==> flow/design.v <==
module cordic_stage 	(input [15:0] x,
			input [15:0] y,
			input [15:0]z,
			input mode,
			input reset,
			input clock,
			input [2:0] stage,
			output reg [15:0] x_out,
			output reg [15:0] y_out,
			output reg [15:0] z_out,
			output reg mode_out,
			output [2:0] stage_out);
		reg [15:0] atan;
		always @*
		begin
			case (stage) 
				3'b000 : atan = 16'b0_0000000_11001001;
				3'b001 : atan = 16'b0_0000000_01110110;
				3'b010 : atan = 16'b0_0000000_00111110;
				3'b011 : atan = 16'b0_0000000_00011111;
				3'b100 : atan = 16'b0_0000000_00001111;
				3'b101 : atan = 16'b0_0000000_00000111;
				3'b110 : atan = 16'b0_0000000_00000011;
				3'b111 : atan = 16'b0_0000000_00000001;
			endcase
		end
		assign stage_out = stage + 1;
		always @(posedge clock or negedge reset)
		begin
			if (~reset)
			begin
				x_out <= 0;
				y_out <= 0;
				z_out <= 0;
				mode_out <= 0;
			end
			else
			begin
				mode_out <= mode;
				if (mode == 0)
				begin
					if (z[15] == 0)
					begin
						case (x[15]^y[15])
							1'b0 : x_out <= (x[14:0] > (y[14:0] >> stage) ) ? 
									{x[15], x[14:0] - (y[14:0] >> stage)} :
									{~x[15],(y[14:0] >> stage) - x[14:0]}; 
							1'b1 : x_out <= {x[15], x[14:0] + (y[14:0] >> stage)};
						endcase
						case (x[15]^y[15])
							1'b1 : y_out <= (y[14:0] > (x[14:0] >> stage) ) ? 
									{y[15], y[14:0] - (x[14:0] >> stage)} :
									{~y[15],(x[14:0] >> stage) - y[14:0]}; 
							1'b0 : y_out <= {y[15], y[14:0] + (x[14:0] >> stage)};
						endcase
						z_out <= (z[14:0] > atan[14:0]) ? z - atan : {~z[15],atan[14:0] - z[14:0]};
					end
					else
					begin
						case (x[15]^y[15])
							1'b1 : x_out <= (x[14:0] > (y[14:0] >> stage) ) ? 
									{x[15], x[14:0] - (y[14:0] >> stage)} :
									{~x[15],(y[14:0] >> stage) - x[14:0]};
							1'b0 : x_out <= {x[15], x[14:0] + (y[14:0] >> stage)};
						endcase
						case (x[15]^y[15])
							1'b0 : y_out <= (y[14:0] > (x[14:0] >> stage) ) ? 
									{y[15], y[14:0] - (x[14:0] >> stage)} :
									{~y[15],(x[14:0] >> stage) - y[14:0]};
							1'b1 : y_out <= {y[15], y[14:0] + (x[14:0] >> stage)};
						endcase
						z_out <= (z[14:0] > atan[14:0]) ? z - atan : {~z[15],atan[14:0] - z[14:0]};
					end
				end
				else
				begin
					if (y[15] == 1)
					begin
						case (x[15]^y[15])
							1'b0 : x_out <= (x[14:0] > (y[14:0] >> stage) ) ? 
									{x[15], x[14:0] - (y[14:0] >> stage)} :
									{~x[15],(y[14:0] >> stage) - x[14:0]};
							1'b1 : x_out <= {x[15], x[14:0] + (y[14:0] >> stage)};
						endcase
						case (x[15]^y[15])
							1'b1 : y_out <= (y[14:0] > (x[14:0] >> stage) ) ? 
									{y[15], y[14:0] - (x[14:0] >> stage)} :
									{~y[15],(x[14:0] >> stage) - y[14:0]}; 
							1'b0 : y_out <= {y[15], y[14:0] + (x[14:0] >> stage)};
						endcase
						case (z[15])
							1'b0 : z_out <= (z[14:0] > atan[14:0]) ? 
									{z[15], z[14:0] - atan[14:0]} :
									{~z[15],atan[14:0] - z[14:0]};
							1'b1 : z_out <= {z[15], z[14:0] + atan[14:0]};
						endcase
					end
					else
					begin
						case (x[15]^y[15])
							1'b1 : x_out <= (x[14:0] > (y[14:0] >> stage) ) ? 
									{x[15], x[14:0] - (y[14:0] >> stage)} :
									{~x[15],(y[14:0] >> stage) - x[14:0]};
							1'b0 : x_out <= {x[15], x[14:0] + (y[14:0] >> stage)};
						endcase
						case (x[15]^y[15])
							1'b0 : y_out <= (y[14:0] > (x[14:0] >> stage) ) ? 
									{y[15], y[14:0] - (x[14:0] >> stage)} :
									{~y[15],(x[14:0] >> stage) - y[14:0]};
							1'b1 : y_out <= {y[15], y[14:0] + (x[14:0] >> stage)};
						endcase
						case (z[15])
							1'b1 : z_out <= (z[14:0] > atan[14:0]) ? 
									{z[15], z[14:0] - atan[14:0]} :
									{~z[15],atan[14:0] - z[14:0]}; 
							1'b0 : z_out <= {z[15], z[14:0] + atan[14:0]};
						endcase
					end
				end
			end
		end
endmodule
module cordic 	(input op_mode,
		input [15:0] x_coordinate,
		input [15:0] y_coordinate,
		input [15:0] rotate_amount,
		input clock,
		input reset,
		output reg [15:0] x_or_phase_out,
		output reg [15:0] y_or_size_out
		);
		reg [15:0] x_in;
		reg [15:0] y_in;
		reg [15:0] z_in;
		reg mode_in;
		wire [15:0] connections_x [7:0];
		wire [15:0] connections_y [7:0];
		wire [15:0] connections_z [7:0];
		wire connections_mode [7:0];
		wire [2:0] connections_stage [7:0];
		wire [15:0] outx;
		wire [15:0] outy;
		wire [15:0] outz;
		wire [32:0] holderx;
		wire [14:0] divx;
		wire [14:0] divy;
		wire [32:0] holdery;
		assign outx = connections_x[7];
		assign outy = connections_y[7];
		assign outz = connections_z[7];
		assign holderx = outx[14:0];
		assign divx = (holderx << 8) / 15'b00000001_10100101;
		assign holdery = outy[14:0];
		assign divy = (holdery << 8) / 15'b00000001_10100101;
		always @(posedge clock or negedge reset)
		begin
			if (~reset)
			begin
				x_in <= 0;
				y_in <= 0;
				z_in <= 0;
				x_or_phase_out <= 0;
				y_or_size_out <= 0;
			end
			else
			begin
				mode_in <= op_mode;
				if (connections_mode[7] == 0)
				begin
					x_or_phase_out <= {outx[15], divx};
					y_or_size_out <= {outy[15], divy};
				end
				else
				begin
					y_or_size_out <= {outx[15], divx};
					x_or_phase_out <= outz;
				end
				if(op_mode == 0)
				begin
					if (rotate_amount[14:0] <= (15'b0000011_00100100 >> 1))
					begin
						z_in <= rotate_amount;
						x_in <= x_coordinate;
						y_in <= y_coordinate;
					end
					else
					begin
						if (rotate_amount[15] == 1)
						begin
							x_in <= y_coordinate;
							y_in <= {~x_coordinate[15],x_coordinate[14:0]};
							z_in <= {rotate_amount[15],rotate_amount[14:0] - (15'b0000011_00100100 >> 1)};
						end
						else
						begin
							y_in <= x_coordinate;
							x_in <= {~y_coordinate[15],y_coordinate[14:0]};
							z_in <= rotate_amount - (16'b0_0000011_00100100>>1);
						end
					end
				end
				else
				begin
					if (x_coordinate[15] == 0)
					begin
						z_in <= 0;
						x_in <= x_coordinate;
						y_in <= y_coordinate;
					end
					else
					begin
						if (y_coordinate[15] == 0)
						begin
							x_in <= y_coordinate;
							y_in <= {~x_coordinate[15],x_coordinate[14:0]};
							z_in <= (16'b0_0000011_00100100 >> 1);
						end
						else
						begin
							y_in <= x_coordinate;
							x_in <= {~y_coordinate[15],y_coordinate[14:0]};
							z_in <= 16'b1_0000001_10010010;  
						end
					end
				end
			end
		end
		wire [2:0] gnd;
		assign gnd = 0;
		cordic_stage s0 (x_in, y_in, z_in, mode_in, reset, clock, gnd,
				 connections_x[0], connections_y[0], connections_z[0], connections_mode[0], connections_stage[0]);
		genvar i;
		generate
			for (i = 1; i < 8; i = i + 1) begin : stages
				cordic_stage  s0 (connections_x[i - 1],
							connections_y[i - 1],
							connections_z[i - 1],
							connections_mode[i - 1],
							reset,
							clock,
							connections_stage[i - 1],
							connections_x[i], 
							connections_y[i],
							connections_z[i],
							connections_mode[i],
							connections_stage[i]);
			end
		endgenerate
endmodule
==> flow/run.sh <==
#!/bin/bash
# the make line also repeats each setting of config.mk as NAME=value (left out here)
make -C /OpenROAD-flow-scripts/flow DESIGN_CONFIG=/design/flow/config.mk WORK_HOME=/design/flow/orfs CLKGATE_MAP_FILE= finish
==> flow/config.mk <==
export PLATFORM = sky130hd
export DESIGN_NAME = cordic
export DESIGN_NICKNAME = cordic
export VERILOG_FILES = /design/flow/design.v
export SDC_FILE = /design/flow/constraint.sdc
export NUM_CORES = 4
export LEC_CHECK = 0
export ABC_AREA = 1
export CAP_MARGIN = 15
export CORE_ASPECT_RATIO = 1.81
export CORE_MARGIN = 2
export CORE_UTILIZATION = 16
export CTS_CLUSTER_DIAMETER = 196
export GPL_ROUTABILITY_DRIVEN = 1
export MIN_ROUTING_LAYER = met1
export PLACE_DENSITY_LB_ADDON = 0.07
export SETUP_SLACK_MARGIN = 2.08
export SLEW_MARGIN = 10
==> flow/constraint.sdc <==
create_clock -name core_clock -period 15.9 [get_ports {clock}]
set_input_delay 3.1800 -clock core_clock [delete_from_list [all_inputs] [get_ports {clock}]]
set_output_delay 3.1800 -clock core_clock [all_outputs]
set_load 0.01 [all_outputs]
==> results of run 1 <==
==> stage by stage <==
| step | util | hold slack [ns] | instance area [um^2] | TNS (ns) |
|---|---|---|---|---|
| floorplan | - | 0.352 | 58200 | 0 |
| finish | 0.189 | 0.418 | 68700 | 0 |
| detailed placement | 0.178 | 0.407 | 64500 | -0.462 |
| CTS | 0.186 | 0.425 | 67500 | 0 |
| global route | 0.189 | 0.448 | 68700 | 0 |
| global placement | 0.178 | 0.400 | 64500 | -0.482 |
==> routing by layer <==
layer  track usage  vias to the layer above
li1              -                    28600
met5             0                        -
met2         0.331                      899
met4        0.0814                        0
met3        0.0111                      427
met1         0.115                    27400
==> what timing repair did <==
action / in CTS / in global routing
pin swaps: 12 / 53
endpoints found under the setup margin: 4 / 4
hold buffers: 0 / 0
setup buffers: 35 / 55
endpoints found under the hold margin: 0 / 0
gates resized: 29 / 142
cloned: 3 / 4
==> cell type report <==
| class | count | area [um^2] |
|---|---|---|
| clock inverter | 37 | 484 |
| tap | 4800 | 6010 |
| sequential | 472 | 11800 |
| clock buffer | 100 | 2100 |
| timing repair buffer | 238 | 2020 |
| antenna | 26 | 65.1 |
| multi-input combinational | 6701 | 41200 |
| inverter | 1319 | 4990 |
| fill | 41400 | 294000 |
==> impl_metrics.env, run 1 <==
# flow metrics
export IMPL_clock_latency_late_pin_ns=0.69
export IMPL_timing_critical_path_depth=100
export IMPL_synthesis_instances=8698
export IMPL_min_from="mode_in$_DFFE_PP_"
export IMPL_worst_hold_path_type="reg2reg"
export IMPL_detailroute_via_count=57300
export IMPL_cp_slowest_stage_delay_ns=0.45
export IMPL_drt_pass1_iterations=8
export IMPL_cts_buffers=74
export IMPL_fin_nets=9461
export IMPL_synth_seq_share=0.203
export IMPL_worst_r2r_cell_count=100
export IMPL_ys_cells=8698
export IMPL_critical_path_startpoint="stages[7].s0.x_out[9]$_DFF_PN0_"
export IMPL_max_cap_viol_count=0
export IMPL_die_span_x_um=452
export IMPL_post_route_non_filler_standard_cell_count=13700
export IMPL_die_height_um=815
export IMPL_main_synth_ff_type="dfrtp_1"
export IMPL_initial_utilization=0.160
export IMPL_cp_delay_by_family_top="simple AND/OR/NAND/NOR gates"
export IMPL_cts_tree="done"
export IMPL_critical_path_n_buffers_inverters=13
export IMPL_first_iter_violations=2678
export IMPL_edf_count=1
export IMPL_top_area_frac=0.203
export IMPL_dr_max_layer_used="met4"
export IMPL_max_freq_mhz=79.0
export IMPL_synthesis_nets=9353
export IMPL_postSynth_asyncResetShare=0.998
export IMPL_adder_share=0.136
export IMPL_post_synth_cell_area_avg_um2=6.69
export IMPL_worstSetupEndpoint="y_or_size_out[0]$_DFF_PN0_"
export IMPL_timing_max_slew_rel_slack=0.224
export IMPL_ys_top_cells_by_count="1827 x nand2_1, 1223 x inv_1, 753 x nor2_1, 625 x o21ai_0, 581 x a21oi_1"
export IMPL_tightest_slew_ns=1.15
export IMPL_track_usage=0.147
export IMPL_grt_first_pass_wirelength_mm=403
export IMPL_ff2ff_setup_slack_ns=3.24
export IMPL_post_synth_main_logic_family="simple AND/OR/NAND/NOR gates"
export IMPL_io_buffers=82
export IMPL_clock_path_buffers=3
export IMPL_setup_viol=0
export IMPL_final_max_slew_violation_count=0
export IMPL_worst_slack_placed_ns=-0.462
export IMPL_netlist_cell_types=90
export IMPL_routed_wl_met2_mm=174
export IMPL_ys_sh_xor=0.0631
export IMPL_min_to="s0.mode_out$_DFF_PN0_"
export IMPL_whs_path_depth=0
export IMPL_wl_met1_mm=81.9
export IMPL_worstReg2RegEnd="y_or_size_out[0]$_DFF_PN0_"
export IMPL_startpoint_type="register"
export IMPL_gp_congestion=0.871
export IMPL_multiplexer_fraction_of_the_synthesized_cell_area=0.00740
export IMPL_post_synth_main_area_contributors="dfrtp_1 20%, ha_1 12%, nand2_1 12%"
export IMPL_chip_area_um2=369000
export IMPL_fin_crit_ns=12.66
export IMPL_synth_largest_area_cell="dfrtp_1"
export IMPL_ioPinCount=83
export IMPL_wl_per_cell_um=20.3
export IMPL_grt_start_max_net_pins=79
export IMPL_grt_pass1_vias=60700
export IMPL_crit_path_frequent_cell="nand2_2"
export IMPL_placed_cells=13400
export IMPL_yosysChipArea_um2=58200
export IMPL_min_period_over_period=0.796
export IMPL_compound_area_frac=0.175
export IMPL_clock_tree_root_cell="clkbuf_16"
export IMPL_cp_slowest_cell="dfrtp_2"
export IMPL_fin_ws_ns=3.24
export IMPL_worstReg2RegStart="stages[7].s0.x_out[9]$_DFF_PN0_"
export IMPL_simple_gate_area_frac=0.312
export IMPL_arrival_ns=13.22
export IMPL_layout_area_overhead_vs_synth_pct=18.0
export IMPL_clkSinkCount=472
export IMPL_top_cell="nand2_1"
export IMPL_yosysWarningCount=2
export IMPL_met3_length_mm=5.06
export IMPL_fin_worst_skew_ns=0.0389
export IMPL_drt_wl_total_mm=278
export IMPL_htreeDepth=3
export IMPL_timing_critical_path_fanout_max=13
export IMPL_route_detailed_drc=0
export IMPL_setup_repair_after_global_routing_missed_its_margin="false"
export IMPL_hpwl_mm=238
export IMPL_antenna_found_initial=14
export IMPL_detail_route_antenna_nets=0
export IMPL_critical_path_class="reg2reg"
export IMPL_synth_flop_count=472
export IMPL_worst_path_clk_slew_ns=0.05
export IMPL_run_status="no timing/DRC/antenna violations"
export IMPL_core_area_um2=363000
export IMPL_row_count=298
export IMPL_warning_count=383
export IMPL_worstSetupEndpointType="register"
export IMPL_vias_per_cell=4.19
export IMPL_global_route_overflow_total=0
export IMPL_final_hold_violation_count=0
export IMPL_required_ns=16.47
export IMPL_synthesis_area_um2=58200
==> run 2, diff against run 1 <==
- CAP_MARGIN: 15 -> 20
- CORE_ASPECT_RATIO: 1.81 -> unset
- CORE_UTILIZATION: 16 -> 72
- CTS_CLUSTER_DIAMETER: 196 -> 333
- CTS_CLUSTER_SIZE: unset -> 95
- GPL_ROUTABILITY_DRIVEN: 1 -> unset
- MIN_ROUTING_LAYER: met1 -> unset
- PLACE_DENSITY: unset -> 0.39
- PLACE_DENSITY_LB_ADDON: 0.07 -> unset
- SETUP_SLACK_MARGIN: 2.08 -> 0.56
- SLEW_MARGIN: 10 -> 20
- clock period: 15.9 -> 7.82 ns (I/O delays scaled with it)
==> run 2 against run 1 <==
Net effect:
- synthesized cell count is the same
- die size shrank 77%
- area after synthesis is the same
- the run now fails in 5_1_grt
==> impl_metrics.env, run 2 <==
# flow metrics
export IMPL_yosysChipArea_um2=58200
export IMPL_track_usage=0.686
export IMPL_clock_tree_root_cell="clkbuf_16"
export IMPL_multiplexer_fraction_of_the_synthesized_cell_area=0.00740
export IMPL_top_area_frac=0.203
export IMPL_row_count=104
export IMPL_compound_area_frac=0.175
export IMPL_clock_path_buffers=3
export IMPL_ys_top_cells_by_count="1827 x nand2_1, 1223 x inv_1, 753 x nor2_1, 625 x o21ai_0, 581 x a21oi_1"
export IMPL_ys_sh_xor=0.0631
export IMPL_synth_largest_area_cell="dfrtp_1"
export IMPL_ioPinCount=83
export IMPL_ys_cells=8698
export IMPL_synth_seq_share=0.203
export IMPL_edf_count=1
export IMPL_error="[ERROR GRT-0232] Routing congestion too high. Check the congestion heatmap in the GUI."
export IMPL_clkSinkCount=472
export IMPL_synthesis_nets=9353
export IMPL_simple_gate_area_frac=0.312
export IMPL_synthesis_area_um2=58200
export IMPL_htreeDepth=1
export IMPL_synth_flop_count=472
export IMPL_postSynth_asyncResetShare=0.998
export IMPL_adder_share=0.136
export IMPL_synthesis_instances=8698
export IMPL_die_span_x_um=288
export IMPL_io_buffers=82
export IMPL_post_synth_main_area_contributors="dfrtp_1 20%, ha_1 12%, nand2_1 12%"
export IMPL_hpwl_mm=145
export IMPL_netlist_cell_types=90
export IMPL_core_area_um2=80300
export IMPL_initial_utilization=0.725
export IMPL_run_status="aborted with a tool error"
export IMPL_chip_area_um2=83100
export IMPL_cts_buffers=8
export IMPL_worst_slack_placed_ns=-3.58
export IMPL_main_synth_ff_type="dfrtp_1"
export IMPL_yosysWarningCount=2
export IMPL_stop_stage="5_1_grt"
export IMPL_post_synth_cell_area_avg_um2=6.69
export IMPL_top_cell="nand2_1"
export IMPL_global_route_overflow_total=125
export IMPL_gp_congestion=1.09
export IMPL_die_height_um=288
export IMPL_post_synth_main_logic_family="simple AND/OR/NAND/NOR gates"
==> run 2: layer usage <==
metal  overflow  GRT usage
met1          4      0.726
met2         66      0.867
met3          5      0.524
met4         50      0.527
met5          0      0.374
==> run 2: repair_timing <==
action / in CTS
buffers inserted: 125
hold buffers: 0
endpoints found under the setup margin: 14
pin swaps: 211
gates resized: 393
cloned: 15
==> run 2: through the flow <==
step | utilization | hold WS [ns] | area, um^2 | std cells
4_1_cts | 0.856 | 0.489 | 68800 | 10500
3_5_place_dp | 0.821 | 0.426 | 65900 | 10400
3_3_place_gp | 0.821 | 0.417 | 65900 | 10400
2_1_floorplan | - | 0.352 | 59100 | 8698
==> run 3, diff against run 2 <==
- ABC_AREA: 1 -> 0
- CORE_MARGIN: 2 -> 3
- CORE_UTILIZATION: 72 -> 47
- CTS_CLUSTER_DIAMETER: 333 -> unset
- CTS_CLUSTER_SIZE: 95 -> 34
- GPL_ROUTABILITY_DRIVEN: unset -> 0
- MAX_ROUTING_LAYER: unset -> met5
- PLACE_DENSITY: 0.39 -> 0.47
- SETUP_SLACK_MARGIN: 0.56 -> unset
- clock period: 7.82 -> 16.0 ns (I/O delays scaled with it)
==> run 3 against run 2 <==
Net effect:
- the run now finishes clean
- die size up 50%
- synthesized cell count is 17% lower
- area after synthesis down 3.0%
==> impl_metrics.env, run 3 <==
# flow metrics
export IMPL_edf_count=1
export IMPL_grt_start_max_net_pins=145
export IMPL_worst_hold_path_type="reg2reg"
export IMPL_ioPinCount=83
export IMPL_synth_largest_area_cell="dfrtp_1"
export IMPL_ys_sh_xor=0.0775
export IMPL_whs_path_depth=0
export IMPL_clock_tree_root_cell="clkbuf_16"
export IMPL_final_hold_violation_count=0
export IMPL_detailed_place_area_um2=59900
export IMPL_cts_buffers=67
export IMPL_cp_slowest_stage_delay_ns=0.48
export IMPL_run_status="no timing/DRC/antenna violations"
export IMPL_htreeDepth=3
export IMPL_core_area_um2=119000
export IMPL_synth_flop_count=472
export IMPL_critical_path_class="reg2reg"
export IMPL_max_freq_mhz=64.6
export IMPL_worstSetupEndpoint="y_or_size_out[0]$_DFF_PN0_"
export IMPL_max_cap_viol_count=0
export IMPL_ys_top_cells_by_count="887 x nor2_1, 559 x ha_1, 528 x a21oi_1, 511 x nand2_1, 471 x dfrtp_1"
export IMPL_ys_cells=7192
export IMPL_simple_gate_area_frac=0.193
export IMPL_cts_tree="done"
export IMPL_final_max_slew_violation_count=0
export IMPL_critical_path_n_buffers_inverters=7
export IMPL_final_core_util=0.536
export IMPL_critical_path_startpoint="stages[7].s0.x_out[14]$_DFF_PN0_"
export IMPL_grt_pass1_vias=50800
export IMPL_antenna_found_initial=3
export IMPL_timing_critical_path_depth=62
export IMPL_route_detailed_drc=0
export IMPL_antennaDiodeCount=0
export IMPL_yosysWarningCount=2
export IMPL_top_cell="nor2_1"
export IMPL_post_synth_cell_area_avg_um2=7.85
export IMPL_fin_worst_skew_ns=0.0509
export IMPL_die_span_x_um=353
export IMPL_grtUsageMet3=0.0263
export IMPL_first_iter_violations=4305
export IMPL_cp_delay_by_family_top="AND-OR/OR-AND gates"
export IMPL_row_count=126
export IMPL_timing_max_slew_rel_slack=0.279
export IMPL_cp_slowest_cell="dfrtp_2"
export IMPL_warning_count=387
export IMPL_detail_route_antenna_nets=0
export IMPL_multiplexer_fraction_of_the_synthesized_cell_area=0.0604
export IMPL_min_period_over_period=0.968
export IMPL_wl_per_cell_um=19.2
export IMPL_clkSinkCount=472
export IMPL_grt_met1_usage=0.357
export IMPL_grt_first_pass_wirelength_mm=274
export IMPL_setup_tns_ns=0
export IMPL_worstReg2RegStart="stages[7].s0.x_out[14]$_DFF_PN0_"
export IMPL_startpoint_type="register"
export IMPL_netlist_cell_types=153
export IMPL_worstSetupEndpointType="register"
export IMPL_final_area_um2=63600
export IMPL_setup_viol=0
export IMPL_post_synth_main_logic_family="AND-OR/OR-AND gates"
export IMPL_synthesis_instances=7192
export IMPL_grt_busiest_layer="met2"
export IMPL_initial_utilization=0.476
export IMPL_io_buffers=82
export IMPL_arrival_ns=16.00
export IMPL_top_area_frac=0.209
export IMPL_layout_area_overhead_vs_synth_pct=12.6
export IMPL_clock_latency_late_pin_ns=0.65
export IMPL_track_usage=0.264
export IMPL_yosysChipArea_um2=56400
export IMPL_drt_pass1_iterations=12
export IMPL_worstReg2RegEnd="y_or_size_out[0]$_DFF_PN0_"
export IMPL_hpwl_mm=133
export IMPL_met2_track_demand_over_resource=0.447
export IMPL_worst_r2r_cell_count=62
export IMPL_timing_critical_path_fanout_max=8
export IMPL_postSynth_asyncResetShare=0.998
export IMPL_timing_hold_ws_ns=0.443
export IMPL_global_route_overflow_total=0
export IMPL_ctsHoldBuffers=0
export IMPL_worst_path_clk_slew_ns=0.06
export IMPL_main_synth_ff_type="dfrtp_1"
export IMPL_compound_area_frac=0.263
export IMPL_fill_cells=11500
export IMPL_min_from="s0.z_out[0]$_DFF_PN0_"
export IMPL_tightest_slew_ns=1.08
export IMPL_fin_nets=7962
export IMPL_drt_wl_total_mm=172
export IMPL_required_ns=16.52
export IMPL_chip_area_um2=124000
export IMPL_adder_share=0.141
export IMPL_post_synth_main_area_contributors="dfrtp_1 21%, ha_1 12%, nor2_1 5.9%"
export IMPL_fin_crit_ns=15.48
export IMPL_ff2ff_setup_slack_ns=0.52
export IMPL_synthesis_nets=7847
export IMPL_die_height_um=353
export IMPL_min_to="stages[1].s0.z_out[0]$_DFF_PN0_"
export IMPL_detailroute_via_count=53100
export IMPL_clock_path_buffers=3
export IMPL_synth_seq_share=0.209
export IMPL_synthesis_area_um2=56400
export IMPL_vias_per_cell=5.92
[run 3: layout make-up]
cell class	instances	area, um^2	share of cell area
Clock buffer	82	1790	0.0282
Clock inverter	40	458	0.00720
Tap cell	1600	2000	0.0315
Multi-Input combinational cell	5927	42700	0.671
Sequential cell	472	11800	0.186
Timing Repair Buffer	382	3100	0.0487
Inverter	457	1730	0.0272
[run 3: what timing repair did]
| action | CTS | global route |
|---|---|---|
| endpoints found under the hold margin | 0 | 0 |
| buffers inserted | 9 | 72 |
| endpoints found under the setup margin | 2 | 4 |
| cloned | 0 | 3 |
| pin swaps | 8 | 48 |
| resized | 9 | 153 |
[run 3: metrics by stage]
| step | cells | setup slack [ns] |
|---|---|---|
| 2_1_floorplan | 7192 | 0.00593 |
| 3_3_place_gp | 8754 | 0.0190 |
| 3_5_place_dp | 8754 | -0.311 |
| 4_1_cts | 8885 | 0.0175 |
| 5_1_grt | 8960 | -0.0662 |
| 6_report | 8960 | 0.518 |
[run 3: per-layer routing]
metal  share of wire  wire length [um]
met5         0.00021                36
met4           0.027              4670
met3           0.043              7340
met2            0.47             81300
met1            0.46             78500
==> run 4, diff against run 3 <==
- ABC_AREA: 0 -> 1
- CORE_MARGIN: 3 -> 2
- CORE_UTILIZATION: 47 -> 68
- CTS_CLUSTER_DIAMETER: unset -> 223
- CTS_CLUSTER_SIZE: 34 -> 38
- GPL_ROUTABILITY_DRIVEN: 0 -> unset
- HOLD_SLACK_MARGIN: unset -> 0.3
- MAX_ROUTING_LAYER: met5 -> unset
- PLACE_DENSITY: 0.47 -> unset
- clock period: 16.0 -> 9.85 ns (I/O delays scaled with it)
==> run 4 against run 3 <==
Net effect:
- the run now fails in 5_1_grt
- area after synthesis rose by 3.1%
- synthesized cell count rose by 21%
- die size fell by 29%
==> impl_metrics.env, run 4 <==
# flow metrics
export IMPL_post_synth_cell_area_avg_um2=6.69
export IMPL_multiplexer_fraction_of_the_synthesized_cell_area=0.00740
export IMPL_clkSinkCount=472
export IMPL_core_area_um2=85000
export IMPL_stop_stage="5_1_grt"
export IMPL_synth_largest_area_cell="dfrtp_1"
export IMPL_adder_share=0.136
export IMPL_io_buffers=82
export IMPL_clock_path_buffers=3
export IMPL_ys_sh_xor=0.0631
export IMPL_track_usage=0.544
export IMPL_post_synth_main_area_contributors="dfrtp_1 20%, ha_1 12%, nand2_1 12%"
export IMPL_yosysWarningCount=2
export IMPL_global_route_overflow_total=31
export IMPL_edf_count=1
export IMPL_ioPinCount=83
export IMPL_initial_utilization=0.685
export IMPL_htreeDepth=1
export IMPL_ys_cells=8698
export IMPL_cts_buffers=16
export IMPL_synthesis_instances=8698
export IMPL_clock_tree_root_cell="clkbuf_16"
export IMPL_run_status="aborted with a tool error"
export IMPL_chip_area_um2=87900
export IMPL_top_cell="nand2_1"
export IMPL_synth_flop_count=472
export IMPL_compound_area_frac=0.175
export IMPL_gp_congestion=1.06
export IMPL_main_synth_ff_type="dfrtp_1"
export IMPL_top_area_frac=0.203
export IMPL_postSynth_asyncResetShare=0.998
export IMPL_die_height_um=297
export IMPL_die_span_x_um=297
export IMPL_synthesis_area_um2=58200
export IMPL_post_synth_main_logic_family="simple AND/OR/NAND/NOR gates"
export IMPL_hpwl_mm=146
export IMPL_synthesis_nets=9353
export IMPL_ys_top_cells_by_count="1827 x nand2_1, 1223 x inv_1, 753 x nor2_1, 625 x o21ai_0, 581 x a21oi_1"
export IMPL_worst_slack_placed_ns=-1.31
export IMPL_yosysChipArea_um2=58200
export IMPL_row_count=107
export IMPL_netlist_cell_types=90
export IMPL_ctsHoldBuffers=0
export IMPL_simple_gate_area_frac=0.312
export IMPL_error="[ERROR GRT-0232] Routing congestion too high. Check the congestion heatmap in the GUI."
export IMPL_synth_seq_share=0.203
[run 4: per-stage QoR]
stage	setup TNS, ns	cells	hold WS (ns)	instance area [um^2]
3_5_place_dp	-5.36	10400	0.430	65800
3_3_place_gp	-2.89	10400	0.412	65800
4_1_cts	-3.02	10600	0.455	68300
2_1_floorplan	-2.53	8698	0.352	59100
[run 4: repair_timing]
action | in CTS
setup endpoints to repair | 6
pin swaps | 169
setup buffers | 91
endpoints found under the hold margin | 0
cloned | 19
resized | 285
[run 4: routing by layer]
metal  GRT usage  overflow
met1       0.617         3
met2       0.779        14
met3       0.271         1
met4       0.384        13
met5       0.143         0
==> run 5, diff against run 4 <==
- CAP_MARGIN: 20 -> 15
- CORE_ASPECT_RATIO: unset -> 1.81
- CORE_UTILIZATION: 68 -> 65
- CTS_CLUSTER_DIAMETER: 223 -> 196
- CTS_CLUSTER_SIZE: 38 -> unset
- GPL_ROUTABILITY_DRIVEN: unset -> 1
- HOLD_SLACK_MARGIN: 0.3 -> unset
- MIN_ROUTING_LAYER: unset -> met1
- SLEW_MARGIN: 20 -> 10
- clock period: 9.85 -> 7.15 ns (I/O delays scaled with it)
==> run 5 against run 4 <==
Net effect:
- the run again fails in 5_1_grt
- area after synthesis unchanged
- synthesized cell count stayed put
- die size is 4.7% higher
==> impl_metrics.env, run 5 <==
# flow metrics
export IMPL_synthesis_area_um2=58200
export IMPL_edf_count=1
export IMPL_post_synth_main_area_contributors="dfrtp_1 20%, ha_1 12%, nand2_1 12%"
export IMPL_post_synth_cell_area_avg_um2=6.69
export IMPL_multiplexer_fraction_of_the_synthesized_cell_area=0.00740
export IMPL_die_span_x_um=226
export IMPL_error="[ERROR GRT-0116] Global routing finished with congestion. Check the congestion regions in the DRC Viewer."
export IMPL_hpwl_mm=161
export IMPL_worst_slack_placed_ns=-4.25
export IMPL_main_synth_ff_type="dfrtp_1"
export IMPL_ioPinCount=83
export IMPL_top_area_frac=0.203
export IMPL_netlist_cell_types=90
export IMPL_htreeDepth=2
export IMPL_synth_flop_count=472
export IMPL_yosysChipArea_um2=58200
export IMPL_row_count=147
export IMPL_clock_path_buffers=3
export IMPL_core_area_um2=88700
export IMPL_synthesis_nets=9353
export IMPL_global_route_overflow_total=52
export IMPL_die_height_um=407
export IMPL_clock_tree_root_cell="clkbuf_16"
export IMPL_track_usage=0.505
export IMPL_top_cell="nand2_1"
export IMPL_gp_congestion=1.11
export IMPL_clkSinkCount=472
export IMPL_run_status="aborted with a tool error"
export IMPL_yosysWarningCount=2
export IMPL_ys_sh_xor=0.0631
export IMPL_stop_stage="5_1_grt"
export IMPL_ys_top_cells_by_count="1827 x nand2_1, 1223 x inv_1, 753 x nor2_1, 625 x o21ai_0, 581 x a21oi_1"
export IMPL_synthesis_instances=8698
export IMPL_chip_area_um2=92000
export IMPL_post_synth_main_logic_family="simple AND/OR/NAND/NOR gates"
export IMPL_simple_gate_area_frac=0.312
export IMPL_initial_utilization=0.656
export IMPL_io_buffers=82
export IMPL_cts_buffers=49
export IMPL_synth_seq_share=0.203
export IMPL_compound_area_frac=0.175
export IMPL_placed_cells=10500
export IMPL_postSynth_asyncResetShare=0.998
export IMPL_adder_share=0.136
export IMPL_synth_largest_area_cell="dfrtp_1"
export IMPL_detailed_place_area_um2=66200
export IMPL_ys_cells=8698
==> run 5: timing repair <==
item | in CTS
resized | 262
setup endpoints to repair | 13
pin swaps | 157
hold buffers | 0
buffers inserted | 78
gates cloned | 18
==> run 5: layer usage <==
metal,global-route usage,GRT overflow
met1,0.444,0
met2,0.826,27
met3,0.212,1
met4,0.541,24
met5,0.0421,0
==> run 5: per-stage QoR <==
step / utilization
global placement: 0.746
floorplan: -
CTS: 0.789
detailed placement: 0.746
==> run 6, diff against run 5 <==
- CAP_MARGIN: 15 -> 20
- CORE_ASPECT_RATIO: 1.81 -> unset
- CORE_UTILIZATION: 65 -> 68
- CTS_CLUSTER_DIAMETER: 196 -> 361
- GPL_ROUTABILITY_DRIVEN: 1 -> unset
- MIN_ROUTING_LAYER: met1 -> unset
- PLACE_DENSITY: unset -> 0.43
- SLEW_MARGIN: 10 -> 20
- clock period: 7.15 -> 11.6 ns (I/O delays scaled with it)
==> run 6 against run 5 <==
Net effect:
- the layout now fails its checks (negative setup slack)
- synthesized cell count unchanged
- die size down 4.5%
- area after synthesis unchanged
==> impl_metrics.env, run 6 <==
# flow metrics
export IMPL_run_status="complete, but fails checks"
export IMPL_layout_failed_checks="negative setup slack"
export IMPL_row_count=107
export IMPL_whs_path_depth=0
export IMPL_netlist_cell_types=90
export IMPL_layout_area_overhead_vs_synth_pct=13.2
export IMPL_fin_crit_ns=12.29
export IMPL_fin_nets=9607
export IMPL_synthesis_instances=8698
export IMPL_worst_hold_path_type="reg2reg"
export IMPL_htreeDepth=2
export IMPL_crit_path_frequent_cell="nand2_1"
export IMPL_setup_repair_after_global_routing_missed_its_margin="true"
export IMPL_synth_flop_count=472
export IMPL_hpwl_mm=137
export IMPL_worstReg2RegStart="stages[7].s0.y_out[6]$_DFF_PN0_"
export IMPL_fill_cells=6296
export IMPL_simple_gate_area_frac=0.312
export IMPL_ff2ff_setup_slack_ns=-0.69
export IMPL_timing_critical_path_depth=98
export IMPL_worst_r2r_cell_count=98
export IMPL_die_height_um=297
export IMPL_max_freq_mhz=81.3
export IMPL_main_synth_ff_type="dfrtp_1"
export IMPL_worstReg2RegEnd="y_or_size_out[0]$_DFF_PN0_"
export IMPL_synthesis_nets=9353
export IMPL_tightest_slew_ns=1.07
export IMPL_multiplexer_fraction_of_the_synthesized_cell_area=0.00740
export IMPL_placed_cells=9830
export IMPL_min_period_over_period=1.06
export IMPL_clock_tree_root_cell="clkbuf_16"
export IMPL_post_synth_cell_area_avg_um2=6.69
export IMPL_yosysWarningCount=2
export IMPL_clock_latency_late_pin_ns=0.70
export IMPL_grt_start_max_net_pins=186
export IMPL_antenna_found_initial=5
export IMPL_ys_top_cells_by_count="1827 x nand2_1, 1223 x inv_1, 753 x nor2_1, 625 x o21ai_0, 581 x a21oi_1"
export IMPL_worst_path_clk_slew_ns=0.07
export IMPL_fin_ws_ns=-0.694
export IMPL_wl_per_cell_um=18.7
export IMPL_setup_viol=3
export IMPL_cp_delay_by_family_top="simple AND/OR/NAND/NOR gates"
export IMPL_post_synth_main_area_contributors="dfrtp_1 20%, ha_1 12%, nand2_1 12%"
export IMPL_critical_path_startpoint="stages[7].s0.y_out[6]$_DFF_PN0_"
export IMPL_synthesis_area_um2=58200
export IMPL_final_hold_violation_count=0
export IMPL_core_area_um2=85000
export IMPL_max_cap_viol_count=0
export IMPL_edf_count=1
export IMPL_gp_congestion=1.01
export IMPL_critical_path_class="reg2reg"
export IMPL_post_synth_main_logic_family="simple AND/OR/NAND/NOR gates"
export IMPL_cts_buffers=55
export IMPL_drt_pass1_iterations=13
export IMPL_clkSinkCount=472
export IMPL_min_to="stages[1].s0.z_out[0]$_DFF_PN0_"
export IMPL_ys_sh_xor=0.0631
export IMPL_arrival_ns=12.85
export IMPL_ioPinCount=83
export IMPL_final_max_slew_violation_count=0
export IMPL_timing_max_slew_rel_slack=0.283
export IMPL_initial_utilization=0.685
export IMPL_warning_count=389
export IMPL_detailroute_via_count=62600
export IMPL_min_from="s0.z_out[0]$_DFF_PN0_"
export IMPL_cp_slowest_cell="dfrtp_2"
export IMPL_ys_cells=8698
export IMPL_top_cell="nand2_1"
export IMPL_startpoint_type="register"
export IMPL_drt_wl_total_mm=190
export IMPL_setup_tns_ns=-1.55
export IMPL_route_detailed_drc=0
export IMPL_synth_largest_area_cell="dfrtp_1"
export IMPL_clock_path_buffers=3
export IMPL_timing_critical_path_fanout_max=12
export IMPL_detail_route_antenna_nets=0
export IMPL_vias_per_cell=6.17
export IMPL_cts_tree="done"
export IMPL_critical_path_n_buffers_inverters=17
export IMPL_die_span_x_um=297
export IMPL_ctsHoldBuffers=0
export IMPL_cp_slowest_stage_delay_ns=0.45
export IMPL_grt_first_pass_wirelength_mm=282
export IMPL_worst_slack_placed_ns=-0.630
export IMPL_track_usage=0.390
export IMPL_worstSetupEndpointType="register"
export IMPL_global_route_overflow_total=0
export IMPL_grt_pass1_vias=56000
export IMPL_compound_area_frac=0.175
export IMPL_first_iter_violations=7297
export IMPL_synth_seq_share=0.203
export IMPL_fin_worst_skew_ns=0.0400
export IMPL_chip_area_um2=87900
export IMPL_post_route_non_filler_standard_cell_count=10100
export IMPL_required_ns=12.16
export IMPL_adder_share=0.136
export IMPL_postSynth_asyncResetShare=0.998
export IMPL_worstSetupEndpoint="y_or_size_out[0]$_DFF_PN0_"
export IMPL_yosysChipArea_um2=58200
export IMPL_top_area_frac=0.203
export IMPL_io_buffers=82
-- run 6: cell type report --
class | instances | area (um^2) | share of cell area
Antenna cell | 1 | 2.50 | 0.0000380
Clock buffer | 64 | 1460 | 0.0222
Clock inverter | 37 | 532 | 0.00808
Inverter | 1319 | 5000 | 0.0759
Multi-Input combinational cell | 6714 | 42300 | 0.642
Sequential cell | 472 | 11800 | 0.179
Tap cell | 1144 | 1430 | 0.0217
Timing Repair Buffer | 389 | 3340 | 0.0508
Timing Repair inverter | 1 | 5.00 | 0.0000760
-- run 6: layer usage --
metal / GRT usage / vias up / wire, um
met2: 0.630 / 3827 / 85200
met1: 0.519 / 28900 / 75800
met4: 0.139 / 6 / 8480
met5: 0 / - / 34
met3: 0.0768 / 861 / 20400
li1: - / 29000 / -
-- run 6: stage by stage --
step | util | hold WS, ns | area, um^2
2_1_floorplan | - | 0.352 | 58200
3_3_place_gp | 0.709 | 0.417 | 60300
3_5_place_dp | 0.709 | 0.415 | 60300
4_1_cts | 0.742 | 0.425 | 63100
5_1_grt | 0.775 | 0.444 | 65800
6_report | 0.775 | 0.434 | 65900
-- run 6: what timing repair did --
action,CTS,global route
setup endpoints to repair,4,6
setup buffers,43,143
pin swaps,39,200
gates cloned,9,13
resized,81,372
==> run 7, diff against run 6 <==
- CAP_MARGIN: 20 -> 15
- CORE_ASPECT_RATIO: unset -> 1.81
- CORE_UTILIZATION: 68 -> 71
- CTS_CLUSTER_DIAMETER: 361 -> 196
- GPL_ROUTABILITY_DRIVEN: unset -> 1
- MAX_ROUTING_LAYER: unset -> met4
- MIN_ROUTING_LAYER: unset -> met1
- PLACE_DENSITY: 0.43 -> unset
- PLACE_DENSITY_LB_ADDON: unset -> 0.07
- SETUP_SLACK_MARGIN: unset -> 2.08
- SLEW_MARGIN: 20 -> 10
- clock period: 11.6 -> 12.9 ns (I/O delays scaled with it)
==> run 7 against run 6 <==
Net effect:
- synthesized cell count unchanged
- area after synthesis did not move
- die size decreased by 4.1%
- the run now fails in 5_1_grt
==> impl_metrics.env, run 7 <==
# flow metrics
export IMPL_run_status="aborted with a tool error"
export IMPL_stop_stage="5_1_grt"
export IMPL_error="[ERROR GRT-0232] Routing congestion too high. Check the congestion heatmap in the GUI."
export IMPL_yosysChipArea_um2=58200
export IMPL_postSynth_asyncResetShare=0.998
export IMPL_global_route_overflow_total=839
export IMPL_ctsHoldBuffers=0
export IMPL_edf_count=1
export IMPL_top_area_frac=0.203
export IMPL_synth_seq_share=0.203
export IMPL_ys_cells=8698
export IMPL_initial_utilization=0.716
export IMPL_compound_area_frac=0.175
export IMPL_main_synth_ff_type="dfrtp_1"
export IMPL_clock_path_buffers=3
export IMPL_track_usage=0.752
export IMPL_synthesis_nets=9353
export IMPL_gp_congestion=1.11
export IMPL_ioPinCount=83
export IMPL_synthesis_instances=8698
export IMPL_ys_top_cells_by_count="1827 x nand2_1, 1223 x inv_1, 753 x nor2_1, 625 x o21ai_0, 581 x a21oi_1"
export IMPL_clock_tree_root_cell="clkbuf_16"
export IMPL_adder_share=0.136
export IMPL_chip_area_um2=84400
export IMPL_core_area_um2=81300
export IMPL_die_span_x_um=217
export IMPL_io_buffers=82
export IMPL_simple_gate_area_frac=0.312
export IMPL_row_count=141
export IMPL_yosysWarningCount=2
export IMPL_post_synth_main_area_contributors="dfrtp_1 20%, ha_1 12%, nand2_1 12%"
export IMPL_die_height_um=389
export IMPL_post_synth_cell_area_avg_um2=6.69
export IMPL_multiplexer_fraction_of_the_synthesized_cell_area=0.00740
export IMPL_synthesis_area_um2=58200
export IMPL_htreeDepth=2
export IMPL_ys_sh_xor=0.0631
export IMPL_synth_flop_count=472
export IMPL_clkSinkCount=472
export IMPL_hpwl_mm=151
export IMPL_synth_largest_area_cell="dfrtp_1"
export IMPL_cts_buffers=49
export IMPL_netlist_cell_types=90
export IMPL_top_cell="nand2_1"
export IMPL_detailed_place_area_um2=60100
export IMPL_post_synth_main_logic_family="simple AND/OR/NAND/NOR gates"
[run 7: stage by stage]
stage                     worst slack, ns  cells  hold WS, ns
after global placement              0.564   9659        0.398
after detailed placement            0.217   9659        0.407
after floorplan                      2.08   8698        0.352
after CTS                            1.75  10000        0.434
[run 7: what timing repair did]
action / 4_1_cts
hold endpoints to repair: 0
pin swaps: 246
cloned: 24
endpoints found under the setup margin: 6
gates resized: 390
buffers inserted: 259
[run 7: routing by layer]
metal  GRT usage  overflow
met1       0.688        29
met2       0.966       492
met3       0.530        38
met4       0.805       280
met5           -         -
==> run 8, diff against run 7 <==
- CAP_MARGIN: 15 -> 20
- CORE_ASPECT_RATIO: 1.81 -> unset
- CORE_UTILIZATION: 71 -> 72
- CTS_CLUSTER_DIAMETER: 196 -> unset
- GPL_ROUTABILITY_DRIVEN: 1 -> unset
- MAX_ROUTING_LAYER: met4 -> unset
- MIN_ROUTING_LAYER: met1 -> unset
- PLACE_DENSITY_LB_ADDON: 0.07 -> 0.03
- SETUP_SLACK_MARGIN: 2.08 -> 4.21
- SLEW_MARGIN: 10 -> 20
- clock period: 12.9 -> 14.2 ns (I/O delays scaled with it)
==> run 8 against run 7 <==
Net effect:
- the run again fails in 5_1_grt
- die size shrank 1.5%
- area after synthesis stayed put
- synthesized cell count unchanged
==> impl_metrics.env, run 8 <==
# flow metrics
export IMPL_run_status="aborted with a tool error"
export IMPL_stop_stage="5_1_grt"
export IMPL_error="[ERROR GRT-0232] Routing congestion too high. Check the congestion heatmap in the GUI."
export IMPL_netlist_cell_types=90
export IMPL_synthesis_area_um2=58200
export IMPL_detailed_place_area_um2=60300
export IMPL_synthesis_nets=9353
export IMPL_gp_congestion=1.06
export IMPL_synth_largest_area_cell="dfrtp_1"
export IMPL_clock_tree_root_cell="clkbuf_16"
export IMPL_synth_seq_share=0.203
export IMPL_cts_buffers=55
export IMPL_clock_path_buffers=3
export IMPL_io_buffers=82
export IMPL_htreeDepth=2
export IMPL_global_route_overflow_total=311
export IMPL_track_usage=0.737
export IMPL_ys_top_cells_by_count="1827 x nand2_1, 1223 x inv_1, 753 x nor2_1, 625 x o21ai_0, 581 x a21oi_1"
export IMPL_post_synth_main_area_contributors="dfrtp_1 20%, ha_1 12%, nand2_1 12%"
export IMPL_initial_utilization=0.725
export IMPL_multiplexer_fraction_of_the_synthesized_cell_area=0.00740
export IMPL_simple_gate_area_frac=0.312
export IMPL_top_cell="nand2_1"
export IMPL_post_synth_main_logic_family="simple AND/OR/NAND/NOR gates"
export IMPL_synth_flop_count=472
export IMPL_post_synth_cell_area_avg_um2=6.69
export IMPL_synthesis_instances=8698
export IMPL_die_height_um=288
export IMPL_ioPinCount=83
export IMPL_edf_count=1
export IMPL_chip_area_um2=83100
export IMPL_yosysChipArea_um2=58200
export IMPL_main_synth_ff_type="dfrtp_1"
export IMPL_row_count=104
export IMPL_hpwl_mm=138
export IMPL_ctsHoldBuffers=0
export IMPL_yosysWarningCount=2
export IMPL_ys_cells=8698
export IMPL_adder_share=0.136
export IMPL_clkSinkCount=472
export IMPL_core_area_um2=80300
export IMPL_die_span_x_um=288
export IMPL_compound_area_frac=0.175
export IMPL_top_area_frac=0.203
export IMPL_ys_sh_xor=0.0631
export IMPL_postSynth_asyncResetShare=0.998
==> run 8: metal layers <==
layer / track usage / overflow
met5: 0.403 / 3
met4: 0.604 / 105
met3: 0.586 / 52
met2: 0.900 / 127
met1: 0.777 / 24
==> run 8: through the flow <==
step | setup WS, ns | instances
floorplan | 3.50 | 8698
global placement | 1.94 | 9643
detailed placement | 1.58 | 9643
CTS | 3.14 | 10100
==> run 8: repair_timing <==
| action | 4_1_cts |
|---|---|
| pin swaps | 240 |
| cloned | 29 |
| setup endpoints to repair | 8 |
| gates resized | 341 |
| setup buffers | 306 |
==> run 9, diff against run 8 <==
- ABC_AREA: 1 -> unset
- CORE_UTILIZATION: 72 -> 71
- CTS_CLUSTER_DIAMETER: unset -> 263
- PLACE_DENSITY_LB_ADDON: 0.03 -> 0.01
- SETUP_SLACK_MARGIN: 4.21 -> unset
- clock period: 14.2 -> 16.0 ns (I/O delays scaled with it)
==> run 9 against run 8 <==
Net effect:
- now clean on timing, DRC and antenna
- synthesized cell count shrank 17%
- die size decreased by 1.6%
- area after synthesis shrank 3.0%
==> impl_metrics.env, run 9 <==
# flow metrics
export IMPL_track_usage=0.382
export IMPL_crit_path_frequent_cell="ha_1"
export IMPL_setup_tns_ns=0
export IMPL_min_from="s0.z_out[0]$_DFF_PN0_"
export IMPL_yosysChipArea_um2=56400
export IMPL_core_area_um2=78900
export IMPL_arrival_ns=16.05
export IMPL_setup_viol=0
export IMPL_synthesis_area_um2=56400
export IMPL_setup_repair_after_global_routing_missed_its_margin="true"
export IMPL_ys_cells=7192
export IMPL_detailroute_via_count=55700
export IMPL_edf_count=1
export IMPL_compound_area_frac=0.263
export IMPL_top_area_frac=0.209
export IMPL_required_ns=16.52
export IMPL_cts_tree="done"
export IMPL_simple_gate_area_frac=0.193
export IMPL_final_hold_violation_count=0
export IMPL_synthesis_nets=7847
export IMPL_clock_latency_late_pin_ns=0.68
export IMPL_yosysWarningCount=2
export IMPL_io_buffers=82
export IMPL_max_freq_mhz=64.4
export IMPL_worst_r2r_cell_count=65
export IMPL_fin_crit_ns=15.53
export IMPL_post_synth_cell_area_avg_um2=7.85
export IMPL_tightest_slew_ns=1.01
export IMPL_grt_pass1_vias=52600
export IMPL_critical_path_n_buffers_inverters=4
export IMPL_top_cell="nor2_1"
export IMPL_hpwl_mm=123
export IMPL_fill_cells=5608
export IMPL_worstSetupEndpoint="y_or_size_out[0]$_DFF_PN0_"
export IMPL_ys_sh_xor=0.0775
export IMPL_critical_path_startpoint="stages[7].s0.y_out[9]$_DFF_PN0_"
export IMPL_cts_buffers=55
export IMPL_ioPinCount=83
export IMPL_global_route_overflow_total=0
export IMPL_route_detailed_drc=0
export IMPL_die_height_um=286
export IMPL_adder_share=0.141
export IMPL_vias_per_cell=6.68
export IMPL_main_synth_ff_type="dfrtp_1"
export IMPL_antenna_found_initial=5
export IMPL_post_synth_main_logic_family="AND-OR/OR-AND gates"
export IMPL_startpoint_type="register"
export IMPL_worstReg2RegStart="stages[7].s0.y_out[9]$_DFF_PN0_"
export IMPL_fin_nets=7898
export IMPL_grt_start_max_net_pins=149
export IMPL_worst_path_clk_slew_ns=0.07
export IMPL_cp_slowest_stage_delay_ns=0.64
export IMPL_first_iter_violations=6315
export IMPL_worst_hold_path_type="reg2reg"
export IMPL_cp_slowest_cell="or4_4"
export IMPL_timing_critical_path_depth=65
export IMPL_final_max_slew_violation_count=0
export IMPL_ff2ff_setup_slack_ns=0.47
export IMPL_multiplexer_fraction_of_the_synthesized_cell_area=0.0604
export IMPL_initial_utilization=0.716
export IMPL_warning_count=390
export IMPL_synth_seq_share=0.209
export IMPL_min_to="stages[1].s0.z_out[0]$_DFF_PN0_"
export IMPL_wl_per_cell_um=19.7
export IMPL_whs_path_depth=0
export IMPL_cp_delay_by_family_top="AND-OR/OR-AND gates"
export IMPL_chip_area_um2=81800
export IMPL_post_synth_main_area_contributors="dfrtp_1 21%, ha_1 12%, nor2_1 5.9%"
export IMPL_clock_tree_root_cell="clkbuf_16"
export IMPL_clock_path_buffers=3
export IMPL_grt_first_pass_wirelength_mm=264
export IMPL_synth_largest_area_cell="dfrtp_1"
export IMPL_drt_pass1_iterations=7
export IMPL_layout_area_overhead_vs_synth_pct=10.3
export IMPL_synthesis_instances=7192
export IMPL_final_core_util=0.789
export IMPL_clkSinkCount=472
export IMPL_timing_max_slew_rel_slack=0.326
export IMPL_run_status="no timing/DRC/antenna violations"
export IMPL_die_span_x_um=286
export IMPL_min_period_over_period=0.971
export IMPL_worstSetupEndpointType="register"
export IMPL_fin_worst_skew_ns=0.0498
export IMPL_detail_route_antenna_nets=0
export IMPL_worstReg2RegEnd="y_or_size_out[0]$_DFF_PN0_"
export IMPL_htreeDepth=2
export IMPL_row_count=103
export IMPL_critical_path_class="reg2reg"
export IMPL_drt_wl_total_mm=165
export IMPL_max_cap_viol_count=0
export IMPL_synth_flop_count=472
export IMPL_ys_top_cells_by_count="887 x nor2_1, 559 x ha_1, 528 x a21oi_1, 511 x nand2_1, 471 x dfrtp_1"
export IMPL_netlist_cell_types=153
export IMPL_postSynth_asyncResetShare=0.998
export IMPL_timing_critical_path_fanout_max=9
export IMPL_gp_congestion=0.994
-- run 9: repair_timing --
item / 4_1_cts / 5_1_grt
endpoints found under the setup margin: 2 / 4
endpoints found under the hold margin: 0 / 0
buffers inserted: 12 / 62
hold buffers: 0 / 0
resized: 27 / 127
cloned: 0 / 2
pin swaps: 8 / 45
-- run 9: area by class of cell --
class,instances,area (um^2),share of cell area
Antenna cell,1,2.50,0.0000402
Timing Repair Buffer,331,2730,0.0439
Tap cell,1050,1310,0.0211
Clock inverter,38,529,0.00850
Inverter,457,1720,0.0277
Clock buffer,66,1500,0.0241
Multi-Input combinational cell,5926,42600,0.685
Sequential cell,472,11800,0.190
-- run 9: routing by layer --
| layer | GRT usage | routed length (um) | up-vias |
|---|---|---|---|
| met5 | 0 | 57 | - |
| met4 | 0.138 | 6100 | 10 |
| met2 | 0.647 | 77500 | 2940 |
| li1 | - | - | 25900 |
| met1 | 0.500 | 67400 | 26300 |
| met3 | 0.0482 | 13500 | 540 |
-- run 9: stage by stage --
stage | std cells | hold WS [ns] | instance area (um^2) | setup WS [ns]
2_1_floorplan | 7192 | 0.399 | 56800 | 0.00593
3_3_place_gp | 8159 | 0.442 | 58900 | 0.211
3_5_place_dp | 8159 | 0.440 | 58900 | -0.262
4_1_cts | 8275 | 0.454 | 61100 | 0.0606
5_1_grt | 8340 | 0.469 | 62200 | -0.214
6_report | 8341 | 0.450 | 62200 | 0.471
==> run 10, diff against run 9 <==
- ABC_AREA: unset -> 1
- CAP_MARGIN: 20 -> 15
- CORE_ASPECT_RATIO: unset -> 1.81
- CORE_UTILIZATION: 71 -> 64
- CTS_CLUSTER_DIAMETER: 263 -> 196
- GPL_ROUTABILITY_DRIVEN: unset -> 1
- MAX_ROUTING_LAYER: unset -> met4
- MIN_ROUTING_LAYER: unset -> met1
- PLACE_DENSITY_LB_ADDON: 0.01 -> 0.07
- SETUP_SLACK_MARGIN: unset -> 2.08
- SLEW_MARGIN: 20 -> 10
- clock period: 16.0 -> 12.7 ns (I/O delays scaled with it)
==> run 10 against run 9 <==
Net effect:
- now fails the layout checks on negative setup slack
- sequential share of layout area fell by 1.8 points
- maximum frequency increased by 8.2%
- flip-flop count unchanged
- largest cell class unchanged
==> impl_metrics.env, run 10 <==
# flow metrics
export IMPL_io_buffers=82
export IMPL_post_synth_main_logic_family="simple AND/OR/NAND/NOR gates"
export IMPL_worst_path_clk_slew_ns=0.07
export IMPL_route_detailed_drc=0
export IMPL_ff2ff_setup_slack_ns=-1.66
export IMPL_synth_flop_count=472
export IMPL_edf_count=1
export IMPL_whs_path_depth=0
export IMPL_global_route_overflow_total=0
export IMPL_fin_worst_skew_ns=0.0351
export IMPL_chip_area_um2=93500
export IMPL_clkSinkCount=472
export IMPL_cp_slowest_cell="xor2_1"
export IMPL_post_synth_cell_area_avg_um2=6.69
export IMPL_tightest_slew_ns=1.09
export IMPL_startpoint_type="register"
export IMPL_final_core_util=0.763
export IMPL_vias_per_cell=6.25
export IMPL_worst_r2r_cell_count=93
export IMPL_max_freq_mhz=69.7
export IMPL_grt_first_pass_wirelength_mm=319
export IMPL_postSynth_asyncResetShare=0.998
export IMPL_warning_count=389
export IMPL_top_area_frac=0.203
export IMPL_initial_utilization=0.647
export IMPL_grt_start_max_net_pins=136
export IMPL_netlist_cell_types=90
export IMPL_multiInputGateArea_um2=43700
export IMPL_cp_delay_by_family_top="simple AND/OR/NAND/NOR gates"
export IMPL_ys_sh_xor=0.0631
export IMPL_final_hold_violation_count=0
export IMPL_core_area_um2=90000
export IMPL_worstReg2RegEnd="x_or_phase_out[0]$_DFF_PN0_"
export IMPL_row_count=148
export IMPL_max_cap_viol_count=0
export IMPL_fin_ws_ns=-1.66
export IMPL_detail_route_antenna_nets=0
export IMPL_setup_viol=6
export IMPL_clock_tree_root_cell="clkbuf_16"
export IMPL_critical_path_startpoint="stages[7].s0.x_out[6]$_DFF_PN0_"
export IMPL_final_max_slew_violation_count=0
export IMPL_compound_area_frac=0.175
export IMPL_detailroute_via_count=64800
export IMPL_worstReg2RegStart="stages[7].s0.x_out[6]$_DFF_PN0_"
export IMPL_gp_congestion=1.12
export IMPL_yosysChipArea_um2=58200
export IMPL_drt_pass1_iterations=10
export IMPL_synthesis_instances=8698
export IMPL_setup_repair_after_global_routing_missed_its_margin="true"
export IMPL_timing_critical_path_depth=93
export IMPL_min_to="s0.mode_out$_DFF_PN0_"
export IMPL_synthesis_area_um2=58200
export IMPL_worst_hold_path_type="reg2reg"
export IMPL_critical_path_n_buffers_inverters=19
export IMPL_grt_pass1_vias=63900
export IMPL_crit_path_frequent_cell="nand2_4"
export IMPL_main_synth_ff_type="dfrtp_1"
export IMPL_critical_path_class="reg2reg"
export IMPL_worst_slack_placed_ns=-0.267
export IMPL_track_usage=0.434
export IMPL_min_from="mode_in$_DFFE_PP_"
export IMPL_worstSetupEndpointType="register"
export IMPL_wl_per_cell_um=21.2
export IMPL_cp_slowest_stage_delay_ns=0.80
export IMPL_min_period_over_period=1.13
export IMPL_simple_gate_area_frac=0.312
export IMPL_fin_nets=9764
export IMPL_cts_buffers=50
export IMPL_drt_wl_total_mm=219
export IMPL_top_cell="nand2_1"
export IMPL_first_iter_violations=5689
export IMPL_register_area_um2=11800
export IMPL_ioPinCount=83
export IMPL_fill_cells=6643
export IMPL_synth_seq_share=0.203
export IMPL_adder_share=0.136
export IMPL_multiplexer_fraction_of_the_synthesized_cell_area=0.00740
export IMPL_htreeDepth=2
export IMPL_layout_failed_checks="negative setup slack"
export IMPL_clock_latency_late_pin_ns=0.67
export IMPL_synthesis_nets=9353
export IMPL_clock_path_buffers=3
export IMPL_setup_tns_ns=-5.85
export IMPL_timing_max_slew_rel_slack=0.269
export IMPL_ys_top_cells_by_count="1827 x nand2_1, 1223 x inv_1, 753 x nor2_1, 625 x o21ai_0, 581 x a21oi_1"
export IMPL_run_status="complete, but fails checks"
export IMPL_layout_area_overhead_vs_synth_pct=18.0
export IMPL_die_height_um=410
export IMPL_timing_critical_path_fanout_max=8
export IMPL_antenna_found_initial=12
export IMPL_synth_largest_area_cell="dfrtp_1"
export IMPL_arrival_ns=14.94
export IMPL_cts_tree="done"
export IMPL_yosysWarningCount=2
export IMPL_die_span_x_um=228
export IMPL_hpwl_mm=151
export IMPL_ys_cells=8698
export IMPL_worstSetupEndpoint="x_or_phase_out[0]$_DFF_PN0_"
export IMPL_required_ns=13.28
export IMPL_fin_crit_ns=14.36
export IMPL_post_synth_main_area_contributors="dfrtp_1 20%, ha_1 12%, nand2_1 12%"
==> run 10: routing by layer <==
metal  vias up  track usage  share of wire
met1     30000        0.365           0.30
met5         -            -              0
li1      29300            -              -
met2      3681        0.794           0.50
met4         0        0.432           0.12
met3      1861       0.0684          0.077
==> run 10: area by class of cell <==
class | instances | share of cell area
clock inverter | 26 | 0.00642
clock buffer | 67 | 0.0201
multi-input combinational | 6716 | 0.636
timing repair buffer | 550 | 0.0684
tap | 1200 | 0.0219
antenna | 12 | 0.000437
sequential | 472 | 0.172
inverter | 1319 | 0.0741
==> run 10: repair_timing <==
item,in CTS,in global routing
hold buffers,0,0
cloned,21,2
buffers inserted,320,123
endpoints found under the setup margin,8,8
resized,390,231
pin swaps,265,213
==> run 10: stage by stage <==
step | area [um^2] | std cells | hold WS, ns
finish | 68600 | 10400 | 0.406
detailed placement | 60500 | 9789 | 0.389
CTS | 66600 | 10200 | 0.404
global placement | 60500 | 9789 | 0.386
global route | 68600 | 10400 | 0.432
floorplan | 59100 | 8698 | 0.352
==> run 11, diff against run 10 <==
- CORE_ASPECT_RATIO: 1.81 -> 1.03
- CORE_UTILIZATION: 64 -> 71
- MAX_ROUTING_LAYER: met4 -> unset
- PLACE_DENSITY: unset -> 0.64
- PLACE_DENSITY_LB_ADDON: 0.07 -> unset
- SETUP_SLACK_MARGIN: 2.08 -> -0.76
- clock period: 12.7 -> 10.7 ns (I/O delays scaled with it)
==> run 11 against run 10 <==
Net effect:
- worst setup slack gained 0.64 ns
- highest routed layer is now met5
- area after synthesis is the same
- clock skew grew 0.013 ns
- routed wire length shrank 12%
- flip-flop count is the same
- sequential share of layout area grew 0.097 points
- design area shrank 0.62%
- still fails the layout checks on negative setup slack
- non-clock buffer count grew 301
- first-iteration DRC count grew 41%
- cell count grew 1.6%
==> impl_metrics.env, run 11 <==
# flow metrics
export IMPL_arrival_ns=12.31
export IMPL_layout_failed_checks="negative setup slack"
export IMPL_die_span_x_um=286
export IMPL_yosysWarningCount=2
export IMPL_synth_largest_area_cell="dfrtp_1"
export IMPL_cp_delay_by_family_top="simple AND/OR/NAND/NOR gates"
export IMPL_run_status="complete, but fails checks"
export IMPL_fin_crit_ns=11.71
export IMPL_worstSetupEndpoint="y_or_size_out[0]$_DFF_PN0_"
export IMPL_gp_congestion=1.07
export IMPL_worst_slack_placed_ns=-0.715
export IMPL_antenna_found_initial=11
export IMPL_worstReg2RegEnd="y_or_size_out[0]$_DFF_PN0_"
export IMPL_whs_path_depth=0
export IMPL_first_iter_violations=8020
export IMPL_placed_cells=10300
export IMPL_max_cap_viol_count=0
export IMPL_hpwl_mm=141
export IMPL_route_detailed_drc=0
export IMPL_ioPinCount=83
export IMPL_ys_top_cells_by_count="1827 x nand2_1, 1223 x inv_1, 753 x nor2_1, 625 x o21ai_0, 581 x a21oi_1"
export IMPL_initial_utilization=0.717
export IMPL_chip_area_um2=84300
export IMPL_ys_sh_xor=0.0631
export IMPL_timing_max_slew_rel_slack=0.242
export IMPL_critical_path_n_buffers_inverters=16
export IMPL_warning_count=392
export IMPL_row_count=106
export IMPL_final_max_slew_violation_count=0
export IMPL_synth_flop_count=472
export IMPL_dr_max_layer_used="met5"
export IMPL_track_usage=0.412
export IMPL_drt_pass1_iterations=13
export IMPL_crit_path_frequent_cell="nand2_1"
export IMPL_clock_path_buffers=3
export IMPL_main_synth_ff_type="dfrtp_1"
export IMPL_htreeDepth=2
export IMPL_postSynth_asyncResetShare=0.998
export IMPL_final_core_util=0.840
export IMPL_post_synth_main_area_contributors="dfrtp_1 20%, ha_1 12%, nand2_1 12%"
export IMPL_setup_repair_after_global_routing_missed_its_margin="true"
export IMPL_grt_start_max_net_pins=135
export IMPL_adder_share=0.136
export IMPL_core_area_um2=81200
export IMPL_met3_length_mm=20.0
export IMPL_netlist_cell_types=90
export IMPL_setup_tns_ns=-3.03
export IMPL_critical_path_startpoint="stages[7].s0.y_out[7]$_DFF_PN0_"
export IMPL_grt_pass1_vias=60000
export IMPL_yosysChipArea_um2=58200
export IMPL_synthesis_instances=8698
export IMPL_critical_path_class="reg2reg"
export IMPL_cp_slowest_cell="dfrtp_1"
export IMPL_global_route_overflow_total=0
export IMPL_post_synth_main_logic_family="simple AND/OR/NAND/NOR gates"
export IMPL_grt_first_pass_wirelength_mm=289
export IMPL_vias_per_cell=6.19
export IMPL_detailed_place_area_um2=64600
export IMPL_layout_area_overhead_vs_synth_pct=17.2
export IMPL_tightest_slew_ns=1.13
export IMPL_ff2ff_setup_slack_ns=-1.01
export IMPL_cts_buffers=54
export IMPL_worst_path_clk_slew_ns=0.06
export IMPL_timing_critical_path_fanout_max=15
export IMPL_compound_area_frac=0.175
export IMPL_edf_count=1
export IMPL_top_area_frac=0.203
export IMPL_post_route_non_filler_standard_cell_count=10500
export IMPL_fin_ws_ns=-1.01
export IMPL_worst_r2r_cell_count=97
export IMPL_die_height_um=295
export IMPL_clock_tree_root_cell="clkbuf_16"
export IMPL_io_buffers=82
export IMPL_final_area_um2=68200
export IMPL_min_period_over_period=1.09
export IMPL_max_freq_mhz=85.4
export IMPL_clkSinkCount=472
export IMPL_synth_seq_share=0.203
export IMPL_timing_hold_ws_ns=0.444
export IMPL_synthesis_nets=9353
export IMPL_worstReg2RegStart="stages[7].s0.y_out[7]$_DFF_PN0_"
export IMPL_wl_per_cell_um=18.3
export IMPL_worstSetupEndpointType="register"
export IMPL_ys_cells=8698
export IMPL_routed_wl_met2_mm=88.5
export IMPL_multiplexer_fraction_of_the_synthesized_cell_area=0.00740
export IMPL_fin_nets=10100
export IMPL_drt_wl_total_mm=193
export IMPL_setup_viol=4
export IMPL_fin_worst_skew_ns=0.0484
==> run 11: repair_timing <==
action	4_1_cts	5_1_grt
pin swaps	0	134
buffers inserted	0	90
hold buffers	0	0
gates cloned	0	11
resized	4	286
setup endpoints to repair	1	6
==> run 11: area by class of cell <==
cell class              instances  area, um^2
diodes                          3        7.51
clock buffers                  81        1540
clock inverters                14         221
fillers                      5249       13000
inverters                    1319        5000
multi-input cells            6705       41500
flip-flops and latches        472       11800
well taps                    1080        1350
repair buffers                851        6750
==> run 11: per-layer routing <==
layer	vias to the layer above	global-route usage
met5	-	0
met4	10	0.204
met3	1111	0.0764
met2	4239	0.688
met1	30000	0.511
li1	29800	-
